==> v11: inputs <==
// LMFE
module LMFE ( clk, reset, Din, in_en, busy, out_valid, Dout, mem_cen, mem_wen, mem_addr, mem_d, mem_q);
clock: 7.5 ns
lec_check: 0
cap_margin: 20
cell_pad_in_sites_detail_placement: 2
core_margin: 7
core_utilization: 24
cts_cluster_diameter: 326
place_density_lb_addon: 0.26
setup_slack_margin: 2.07
slew_margin: 20
run.sh (not shown) runs the stock make flow with config.mk's settings and CLKGATE_MAP_FILE=.
==> v16 (differences from v11) <==
- ABC_AREA: default -> 1
- CAP_MARGIN: 20 -> 15
- CELL_PAD_IN_SITES_DETAIL_PLACEMENT: 2 -> default
- CORE_MARGIN: 7 -> 2
- CORE_UTILIZATION: 24 -> 70
- CTS_CLUSTER_DIAMETER: 326 -> 93
- HOLD_SLACK_MARGIN: default -> 0.3
- PLACE_DENSITY_LB_ADDON: 0.26 -> default
- SETUP_SLACK_MARGIN: 2.07 -> default
==> flow/constraint.sdc (replaced) <==
create_clock -name core_clock -period 3.29 [get_ports {clk}]
set_input_delay 0.6580 -clock core_clock [delete_from_list [all_inputs] [get_ports {clk}]]
set_output_delay 0.6580 -clock core_clock [all_outputs]
set_load 0.01 [all_outputs]
==> results.sh <==
# implementation run metrics
export IMPL_postPlaceCellArea_sq_um=39800
export IMPL_fp_dieH_um=236
export IMPL_grt_pass1_wl_mm=185
export IMPL_topCellsByArea="dfrtp_1 17%, dfstp_2 16%, ha_1 14%"
export IMPL_antenna_found_initial=0
export IMPL_routed_wl_mm=116
export IMPL_dp_cells=5767
export IMPL_status="complete, no violations"
[end of results for v16]
==> results.sh <==
# implementation run metrics
export IMPL_status="complete, no violations"
export IMPL_fp_dieH_um=412
export IMPL_area_growth_synth_to_final_pct=12.9
export IMPL_topCellsByArea="dfrtp_1 17%, dfstp_2 16%, ha_1 14%"
export IMPL_routed_wl_mm=133
export IMPL_largest_area_cell="dfrtp_1"
export IMPL_dp_cells=6234
export IMPL_antenna_found_initial=2
export IMPL_comb_cells=3201
export IMPL_setup_viol=0
export IMPL_grt_pass1_wl_mm=215
[end of results for v11]

==> run a <==
Starting RTL as in the previous note.
Settings: LEC_CHECK=0, ABC_AREA=1, CAP_MARGIN=20, CORE_MARGIN=2, CORE_UTILIZATION=72, CTS_CLUSTER_DIAMETER=400, CTS_CLUSTER_SIZE=96, PLACE_DENSITY=0.41, SETUP_SLACK_MARGIN=-0.23, SLEW_MARGIN=20; clock period 2.38 ns.
==> run b (differences from run a) <==
==> flow/config.mk (replaced) <==
export PLATFORM = sky130hd
export DESIGN_NAME = LMFE
export DESIGN_NICKNAME = LMFE
export VERILOG_FILES = /design/flow/design.v
export SDC_FILE = /design/flow/constraint.sdc
export NUM_CORES = 4
export LEC_CHECK = 0
export CAP_MARGIN = 20
export CORE_MARGIN = 2
export CORE_UTILIZATION = 68
export CTS_CLUSTER_SIZE = 45
export SLEW_MARGIN = 20
==> flow/constraint.sdc (replaced) <==
create_clock -name core_clock -period 4.88 [get_ports {clk}]
set_input_delay 0.9760 -clock core_clock [delete_from_list [all_inputs] [get_ports {clk}]]
set_output_delay 0.9760 -clock core_clock [all_outputs]
set_load 0.01 [all_outputs]
==> run c (differences from run a) <==
==> flow/config.mk (replaced) <==
export PLATFORM = sky130hd
export DESIGN_NAME = LMFE
export DESIGN_NICKNAME = LMFE
export VERILOG_FILES = /design/flow/design.v
export SDC_FILE = /design/flow/constraint.sdc
export NUM_CORES = 4
export LEC_CHECK = 0
export CAP_MARGIN = 20
export CORE_MARGIN = 2
export CORE_UTILIZATION = 36
export SLEW_MARGIN = 20
==> flow/constraint.sdc (replaced) <==
create_clock -name core_clock -period 8.77 [get_ports {clk}]
set_input_delay 1.7540 -clock core_clock [delete_from_list [all_inputs] [get_ports {clk}]]
set_output_delay 1.7540 -clock core_clock [all_outputs]
set_load 0.01 [all_outputs]
==> datasheet_impl.txt <==
Implementation parameters

Parameter                              Value

Logic synthesis
  Post-Synth Adder-Cell Area .................. 13.7%
  Area fraction in compound gates .................. 23.3%
  Chip area from the yosys synthesis statistics .................. roughly 38000 sq um
  Sequential element share of the synthesized area .................. 32.6%

Floorplanning
  Die boundary height .................. 240 um

Status
  Run status .................. finished clean
Source of the figures above: run b

==> datasheet_impl.txt <==
Implementation parameters

Parameter                              Value

Logic synthesis
  Post-Synth Adder-Cell Area .................. between 10% and 20%
  Sequential element share of the synthesized area .................. 32.6%
  Area fraction in compound gates .................. 23.3%
  Commonest cells in the synthesized netlist .................. 415 x sky130_fd_sc_hd__ha_1, 412 x sky130_fd_sc_hd__nand2_1, 407 x sky130_fd_sc_hd__inv_1

Status
  Run status .................. finished clean

Floorplanning
  Die boundary height .................. 329 um
Source of the figures above: run c

==> datasheet_impl.txt <==
Table: implementation figures

Parameter                              Value

Floorplanning
  Die boundary height .................. about 230 um

Status
  Error message .................. [ERROR DPL-0038] Utilization greater than 100%, impossible to legalize
  Run status .................. aborted with a tool error
  Halt point of the flow .................. 5_1_grt

Logic synthesis
  Commonest cells in the synthesized netlist .................. 812 x sky130_fd_sc_hd__o21ai_0, 802 x sky130_fd_sc_hd__a21oi_1, 710 x sky130_fd_sc_hd__nand2_1
  Area fraction in compound gates .................. 29.4%
  Sequential element share of the synthesized area .................. 32.9%
  Chip area from the yosys synthesis statistics .................. 37600 sq um
  Post-Synth Adder-Cell Area .................. 13.8%
Source of the figures above: run a


==> trial 96: inputs <==
Starting RTL as in the previous note.
make LEC_CHECK=0 CAP_MARGIN=10 CELL_PAD_IN_SITES_GLOBAL_PLACEMENT=0 CORE_ASPECT_RATIO=1.06 CORE_MARGIN=2 CORE_UTILIZATION=70 CTS_CLUSTER_SIZE=81 GPL_TIMING_DRIVEN=1 HOLD_SLACK_MARGIN=-0.06 MIN_ROUTING_LAYER=met1 PLACE_DENSITY=0.62 SETUP_SLACK_MARGIN=0.57 SLEW_MARGIN=20 finish   # period 3.47 ns
==> build 73: changes against trial 96 <==
CAP_MARGIN = 20   (was 10)
CELL_PAD_IN_SITES_GLOBAL_PLACEMENT = not set   (was 0)
CORE_ASPECT_RATIO = not set   (was 1.06)
CORE_UTILIZATION = 68   (was 70)
CTS_CLUSTER_DIAMETER = 371   (was not set)
CTS_CLUSTER_SIZE = not set   (was 81)
GPL_TIMING_DRIVEN = not set   (was 1)
HOLD_SLACK_MARGIN = not set   (was -0.06)
MIN_ROUTING_LAYER = not set   (was met1)
PLACE_DENSITY = not set   (was 0.62)
SETUP_SLACK_MARGIN = not set   (was 0.57)
==> flow/constraint.sdc (replaced) <==
create_clock -name core_clock -period 3.5 [get_ports {clk}]
set_input_delay 0.7000 -clock core_clock [delete_from_list [all_inputs] [get_ports {clk}]]
set_output_delay 0.7000 -clock core_clock [all_outputs]
set_load 0.01 [all_outputs]
==> CHANGELOG.md <==
## Flow update

* Outcome: complete, no violations
* All-layer global routing usage at 37.6%
* Tally of OpenROAD warnings at 51
* Layout fillers at 3,074
* Crit path from: med.in_r[1]
* Core area at 53,300 um^2
* Tapcell count at 712
* # Post-CTS Setup Buffers at 30
* Clk_skew at 20.9 ps
The numbers above come from trial 96.

==> CHANGELOG.md <==
## Flow update

* Clk_skew at 14.9 ps
* Crit path from: MainCT.countwin_col_r[2]
* Outcome: complete, no violations
* Tally of OpenROAD warnings at 49
* Tapcell count at 748
* Layout fillers at 4,121
The numbers above come from build 73.


==> inputs of try-harbor <==
Starting RTL as in the previous note.
clock: 2.64 ns
lec_check: 0
abc_area: 1
cap_margin: 25
cell_pad_in_sites_detail_placement: 1
cell_pad_in_sites_global_placement: 0
core_margin: 9
core_utilization: 42
gpl_routability_driven: 0
hold_slack_margin: 0.23
max_routing_layer: met4
min_routing_layer: met1
place_density_lb_addon: 0.12
setup_slack_margin: 0.63
slew_margin: 20
==> inputs of try-pepper, as changes to try-harbor <==
ABC_AREA = not set   (was 1)
CAP_MARGIN = 15   (was 25)
CELL_PAD_IN_SITES_DETAIL_PLACEMENT = not set   (was 1)
CELL_PAD_IN_SITES_GLOBAL_PLACEMENT = not set   (was 0)
CORE_MARGIN = 2   (was 9)
CORE_UTILIZATION = 70   (was 42)
CTS_CLUSTER_DIAMETER = 93   (was not set)
GPL_ROUTABILITY_DRIVEN = not set   (was 0)
HOLD_SLACK_MARGIN = not set   (was 0.23)
MAX_ROUTING_LAYER = not set   (was met4)
MIN_ROUTING_LAYER = not set   (was met1)
PLACE_DENSITY_LB_ADDON = not set   (was 0.12)
SETUP_SLACK_MARGIN = not set   (was 0.63)
==> flow/constraint.sdc (replaced) <==
create_clock -name core_clock -period 2.91 [get_ports {clk}]
set_input_delay 0.5820 -clock core_clock [delete_from_list [all_inputs] [get_ports {clk}]]
set_output_delay 0.5820 -clock core_clock [all_outputs]
set_load 0.01 [all_outputs]
==> inputs of try-raven, as changes to try-harbor <==
CAP_MARGIN = 10   (was 25)
CELL_PAD_IN_SITES_DETAIL_PLACEMENT = not set   (was 1)
CORE_ASPECT_RATIO = 0.93   (was not set)
CORE_MARGIN = 2   (was 9)
CORE_UTILIZATION = 70   (was 42)
CTS_CLUSTER_SIZE = 81   (was not set)
GPL_ROUTABILITY_DRIVEN = not set   (was 0)
GPL_TIMING_DRIVEN = 1   (was not set)
HOLD_SLACK_MARGIN = -0.06   (was 0.23)
MAX_ROUTING_LAYER = not set   (was met4)
PLACE_DENSITY = 0.62   (was not set)
PLACE_DENSITY_LB_ADDON = not set   (was 0.12)
SETUP_SLACK_MARGIN = 0.02   (was 0.63)
==> comparison table <==
Result of the run: try-harbor stopped before the end; try-raven stopped before the end; try-pepper failed layout checks
Last stage reached: try-harbor global routing; try-raven global routing; try-pepper -
Reasons for failing layout checks: try-harbor -; try-raven -; try-pepper negative setup slack
Placed cells: try-harbor 6473; try-raven 6011; try-pepper 5200
Chip footprint: try-harbor 101000 µm²; try-raven 55600 µm²; try-pepper 56100 µm²
Cts repair resizes: try-harbor 1633; try-raven 375; try-pepper 167
Global placement routability congestion: try-harbor -; try-raven 0.989; try-pepper 0.941
Post-synthesis average cell area: try-harbor 7.40 µm²; try-raven 7.40 µm²; try-pepper 8.80 µm²
Arithmetic-cell share of the synthesized area counting full adders, half adders and majority gates: try-harbor 13.8%; try-raven 13.8%; try-pepper 13.7%
Core Density at Floorplan: try-harbor 42.5%; try-raven 71.2%; try-pepper 70.7%
Area of the core: try-harbor 88500 µm²; try-raven 52800 µm²; try-pepper 53700 µm²
Clock buffers created by TritonCTS: try-harbor 66; try-raven 53; try-pepper 55
Simple-Gate Fraction of Synth Area: try-harbor 13.7%; try-raven 13.7%; try-pepper 13.6%
Yosys top cell by instances: try-harbor o21ai_0; try-raven o21ai_0; try-pepper ha_1
Total cells reported by yosys after synthesis: try-harbor 5077; try-raven 5077; try-pepper 4313
